==> inputs of trial 96 <==
// usb_interface_v1_0
module usb_interface_v1_0 #
(
	parameter RESET_CYCLES = 100,
	parameter  C_M00_AXI_START_DATA_VALUE	= 32'h00000000,
	parameter  C_M00_AXI_TARGET_SLAVE_BASE_ADDR	= 32'h00000000,
	parameter integer C_M00_AXI_ADDR_WIDTH	= 32,
	parameter integer C_M00_AXI_DATA_WIDTH	= 32,
	parameter integer C_M00_AXI_TRANSACTIONS_NUM	= 4
) (
	input wire [(8 - 1):0] usb_data_in,
	output wire [(8 - 1):0] usb_data_out,
	output wire usb_data_oe,
	input wire [(1 + 4 + 4 + 16)-8-1:0] usb_addr,
	input wire usb_rd_n,
	input wire usb_wr_n,
	input wire usb_ce_n,
	output wire sw_reset_n,
	input wire  m00_axi_aclk,
	input wire  m00_axi_aresetn,
	output wire [C_M00_AXI_ADDR_WIDTH-1 : 0] m00_axi_awaddr,
	output wire [2 : 0] m00_axi_awprot,
	output wire  m00_axi_awvalid,
	input wire  m00_axi_awready,
	output wire [C_M00_AXI_DATA_WIDTH-1 : 0] m00_axi_wdata,
	output wire [C_M00_AXI_DATA_WIDTH/8-1 : 0] m00_axi_wstrb,
	output wire  m00_axi_wvalid,
	input wire  m00_axi_wready,
	input wire [1 : 0] m00_axi_bresp,
	input wire  m00_axi_bvalid,
	output wire  m00_axi_bready,
	output wire [C_M00_AXI_ADDR_WIDTH-1 : 0] m00_axi_araddr,
	output wire [2 : 0] m00_axi_arprot,
	output wire  m00_axi_arvalid,
	input wire  m00_axi_arready,
	input wire [C_M00_AXI_DATA_WIDTH-1 : 0] m00_axi_rdata,
	input wire [1 : 0] m00_axi_rresp,
	input wire  m00_axi_rvalid,
	output wire  m00_axi_rready
);
clock: 3.39 ns
lec_check: 0
cap_margin: 20
core_margin: 2
core_utilization: 70
cts_cluster_diameter: 54
cts_cluster_size: 40
setup_slack_margin: 0.84
slew_margin: 20
run.sh (not shown) runs the stock make flow with config.mk's settings and CLKGATE_MAP_FILE=.
==> trial 55 (differences from trial 96) <==
CAP_MARGIN = 40   (was 20)
CORE_UTILIZATION = 72   (was 70)
CTS_CLUSTER_DIAMETER = unset   (was 54)
CTS_CLUSTER_SIZE = 68   (was 40)
HOLD_SLACK_MARGIN = 0.24   (was unset)
SETUP_SLACK_MARGIN = unset   (was 0.84)
==> flow/constraint.sdc (replaced) <==
create_clock -name core_clock -period 3.05 [get_ports {m00_axi_aclk}]
set_input_delay 0.6100 -clock core_clock [delete_from_list [all_inputs] [get_ports {m00_axi_aclk}]]
set_output_delay 0.6100 -clock core_clock [all_outputs]
set_load 0.01 [all_outputs]
==> trial 33 (differences from trial 96) <==
CORE_UTILIZATION = 72   (was 70)
CTS_CLUSTER_DIAMETER = unset   (was 54)
CTS_CLUSTER_SIZE = 33   (was 40)
PLACE_DENSITY = 0.64   (was unset)
SETUP_SLACK_MARGIN = 0.5   (was 0.84)
==> flow/constraint.sdc (replaced) <==
create_clock -name core_clock -period 4.51 [get_ports {m00_axi_aclk}]
set_input_delay 0.9020 -clock core_clock [delete_from_list [all_inputs] [get_ports {m00_axi_aclk}]]
set_output_delay 0.9020 -clock core_clock [all_outputs]
set_load 0.01 [all_outputs]
==> trial 16 (differences from trial 96) <==
CORE_UTILIZATION = 40   (was 70)
CTS_CLUSTER_DIAMETER = unset   (was 54)
CTS_CLUSTER_SIZE = unset   (was 40)
PLACE_DENSITY = 0.6   (was unset)
SETUP_SLACK_MARGIN = 1.21   (was 0.84)
==> flow/constraint.sdc (replaced) <==
create_clock -name core_clock -period 5.49 [get_ports {m00_axi_aclk}]
set_input_delay 1.0980 -clock core_clock [delete_from_list [all_inputs] [get_ports {m00_axi_aclk}]]
set_output_delay 1.0980 -clock core_clock [all_outputs]
set_load 0.01 [all_outputs]
==> comparison <==
Of trial 96 and trial 55, trial 55 has the higher sequential share of layout area (gap 1.1 points). In synthesized area, trial 33 and trial 96 do not differ. Against trial 16, the maximum frequency of trial 55 is larger by about 27%. Power: trial 55 > trial 96 > trial 33 > trial 16. Trial 16 passed the timing, design-rule and antenna checks. Trial 96 finished with timing, DRC and antenna clean. Trial 33 ran to the end with no violations. Trial 55 produced a layout that fails on negative setup slack.
==> figures <==
| quantity | trial 96 | trial 33 | trial 55 | trial 16 |
|---|---|---|---|---|
| Run status | no timing/DRC/antenna violations | no timing/DRC/antenna violations | complete, but fails checks | no timing/DRC/antenna violations |
| Violated checks | - | - | negative setup slack | - |
| Area of the core region | 0.0870 mm^2 | 0.0850 mm^2 | 0.0850 mm^2 | 0.154 mm^2 |
| Uppermost layer routed | met5 | met4 | met5 | met5 |
| Number of antenna violations at the first check in global routing | 3 | 0 | 5 | 4 |
| Part of the power in combinational logic | 0.144 | 0.114 | 0.134 | 0.105 |
| Power attributed to sequential cells | 18.5 mW | 13.9 mW | 20.7 mW | 11.4 mW |
| Unrepaired setup endpoints after global routing | yes | no | yes | no |
| Final critical path time including I/O delays and setup | 3.28 ns | 3.85 ns | 3.32 ns | 4.22 ns |
| Sequential cell area share | 0.436 | 0.475 | 0.447 | 0.465 |
| Portion of total power attributed to the clock network | 0.375 | 0.395 | 0.399 | 0.428 |

---

==> run M <==
usb_interface_v1_0 again, from the RTL that the note above started with.
make LEC_CHECK=0 CAP_MARGIN=30 CORE_ASPECT_RATIO=1.17 CORE_MARGIN=2 CORE_UTILIZATION=41 CTS_CLUSTER_SIZE=69 GPL_ROUTABILITY_DRIVEN=1 PLACE_DENSITY_LB_ADDON=0.23 SLEW_MARGIN=10 finish   # period 7.02 ns
==> run Z: changes against run M <==
CORE_UTILIZATION = 63   (was 41)
PLACE_DENSITY_LB_ADDON = default   (was 0.23)
==> flow/constraint.sdc (replaced) <==
create_clock -name core_clock -period 3.35 [get_ports {m00_axi_aclk}]
set_input_delay 0.6700 -clock core_clock [delete_from_list [all_inputs] [get_ports {m00_axi_aclk}]]
set_output_delay 0.6700 -clock core_clock [all_outputs]
set_load 0.01 [all_outputs]
==> run P: changes against run M <==
CAP_MARGIN = 20   (was 30)
CORE_ASPECT_RATIO = default   (was 1.17)
CORE_UTILIZATION = 57   (was 41)
CTS_CLUSTER_SIZE = default   (was 69)
GPL_ROUTABILITY_DRIVEN = default   (was 1)
PLACE_DENSITY = 0.6   (was default)
PLACE_DENSITY_LB_ADDON = default   (was 0.23)
SLEW_MARGIN = 20   (was 10)
==> flow/constraint.sdc (replaced) <==
create_clock -name core_clock -period 5.49 [get_ports {m00_axi_aclk}]
set_input_delay 1.0980 -clock core_clock [delete_from_list [all_inputs] [get_ports {m00_axi_aclk}]]
set_output_delay 1.0980 -clock core_clock [all_outputs]
set_load 0.01 [all_outputs]
==> qor.csv <==
metric,value,unit
dr_wl_met3,12.8,mm
n_all_buffers,506,
clkbuf_count,214,
drt-met1-wl,74.5,mm
vias,44800,
setup_ws,12.8,ps
status,no timing/DRC/antenna violations,
the above is filed under run Z

==> qor.csv <==
metric,value,unit
setup_ws,2490,ps
nets,5308,
max_freq,221,MHz
drt-met1-wl,83.1,mm
status,no timing/DRC/antenna violations,
comb_share,38.3,%
grt_start_max_net_pins,159,
dr_wl_met2,91.7,mm
die_w,363,um
rr_endpoint,command_control_inst.write_buffer.ram[1][14],
the above is filed under run M

==> qor.csv <==
metric,value,unit
status,no timing/DRC/antenna violations,
dr_wl_met3,11.0,mm
swShare,25.0,%
critical-path-top-delay-family,AND-OR/OR-AND gates,
setup_ws,1320,ps
cts-root-buf,clkbuf_16,
clkbuf_count,216,
dp_hpwl,111,mm
clkTransAtPathRegs,60,ps
overflow,0,
cts.sinks,1348,
the above is filed under run P


---

==> inputs of lagoon <==
usb_interface_v1_0 again, from the RTL that the note above started with.
==> flow/config.mk <==
export PLATFORM = sky130hd
export DESIGN_NAME = usb_interface_v1_0
export DESIGN_NICKNAME = usb_interface_v1_0
export VERILOG_FILES = /design/flow/design.v
export SDC_FILE = /design/flow/constraint.sdc
export NUM_CORES = 4
export LEC_CHECK = 0
export ABC_AREA = 0
export CAP_MARGIN = 35
export CELL_PAD_IN_SITES_GLOBAL_PLACEMENT = 1
export CORE_ASPECT_RATIO = 0.9
export CORE_MARGIN = 2
export CORE_UTILIZATION = 23
export CTS_CLUSTER_DIAMETER = 170
export GPL_ROUTABILITY_DRIVEN = 0
export GPL_TIMING_DRIVEN = 0
export MAX_ROUTING_LAYER = met5
export MIN_ROUTING_LAYER = met2
export SETUP_SLACK_MARGIN = 0.01
export SLEW_MARGIN = 40
export TNS_END_PERCENT = 80
==> flow/constraint.sdc <==
create_clock -name core_clock -period 3.94 [get_ports {m00_axi_aclk}]
set_input_delay 0.7880 -clock core_clock [delete_from_list [all_inputs] [get_ports {m00_axi_aclk}]]
set_output_delay 0.7880 -clock core_clock [all_outputs]
set_load 0.01 [all_outputs]
==> amber (differences from lagoon) <==
Settings changed: ABC_AREA 0 to 1, CORE_UTILIZATION 23 to 72, CTS_CLUSTER_DIAMETER 170 to not set, GPL_TIMING_DRIVEN 0 to not set, MAX_ROUTING_LAYER met5 to met4, MIN_ROUTING_LAYER met2 to not set, SLEW_MARGIN 40 to 20.
==> flow/constraint.sdc (replaced) <==
create_clock -name core_clock -period 10.0 [get_ports {m00_axi_aclk}]
set_input_delay 2.0000 -clock core_clock [delete_from_list [all_inputs] [get_ports {m00_axi_aclk}]]
set_output_delay 2.0000 -clock core_clock [all_outputs]
set_load 0.01 [all_outputs]
==> GITHUB_STEP_SUMMARY <==
### Metrics collected by this job

| Metric | Value |
|---|---|
| Crit path buf inv count | `3` |
| Final Instance Area | `74600 sq um` |
| Run status | `failed layout checks` |
| Fmax | `244 MHz` |
| Global-route wire length before repair | `roughly 370000 um` |
| SO Faults | `negative setup slack` |
| Setup violations, final | `6` |
| Slew headroom | `32.8%` |
| Syn Inst Count | `5125` |
| Crit path time final | `4.10 ns` |
| Worst Setup Slack, final | `-0.160 ns` |
| Area grow syn2layout | `20.8%` |
| CP max FO | `10` |
| Number of I/O pins | `192` |
| P_sw | `9720 uW` |
| Pin count of the biggest net entering global routing | `114` |
| Cts bufs inserted | `156` |
| Placed Cells incl. Taps | `8885` |
| Vias in the first global route | `70898` |
| Leakage | `between 0.03 and 0.04 uW` |
# the run above: lagoon

==> GITHUB_STEP_SUMMARY <==
### Metrics collected by this job

| Metric | Value |
|---|---|
| Yosys chip area | `62500 sq um` |
| Run status | `stopped before the end` |
| Tool Error | `[ERROR GPL-0301] Utilization 110.549 % exceeds 100%.` |
| Stop stage | `global placement without I/O (3_1_place_gp_skip_io)` |
| Synth Seq Share | `a little over half` |
| Area leader, netlist | `dfrtp_1` |
| Ys flops | `1348` |
| Syn Inst Count | `around 7700` |
| Top comb family, area | `simple AND/OR/NAND/NOR gates` |
| Synth top cells by count | `2470 x nand2_1, 1196 x dfrtp_1, 1074 x o21ai_0` |
# the run above: amber

Power figures rest on the tool's default switching activity, not on a simulated workload.
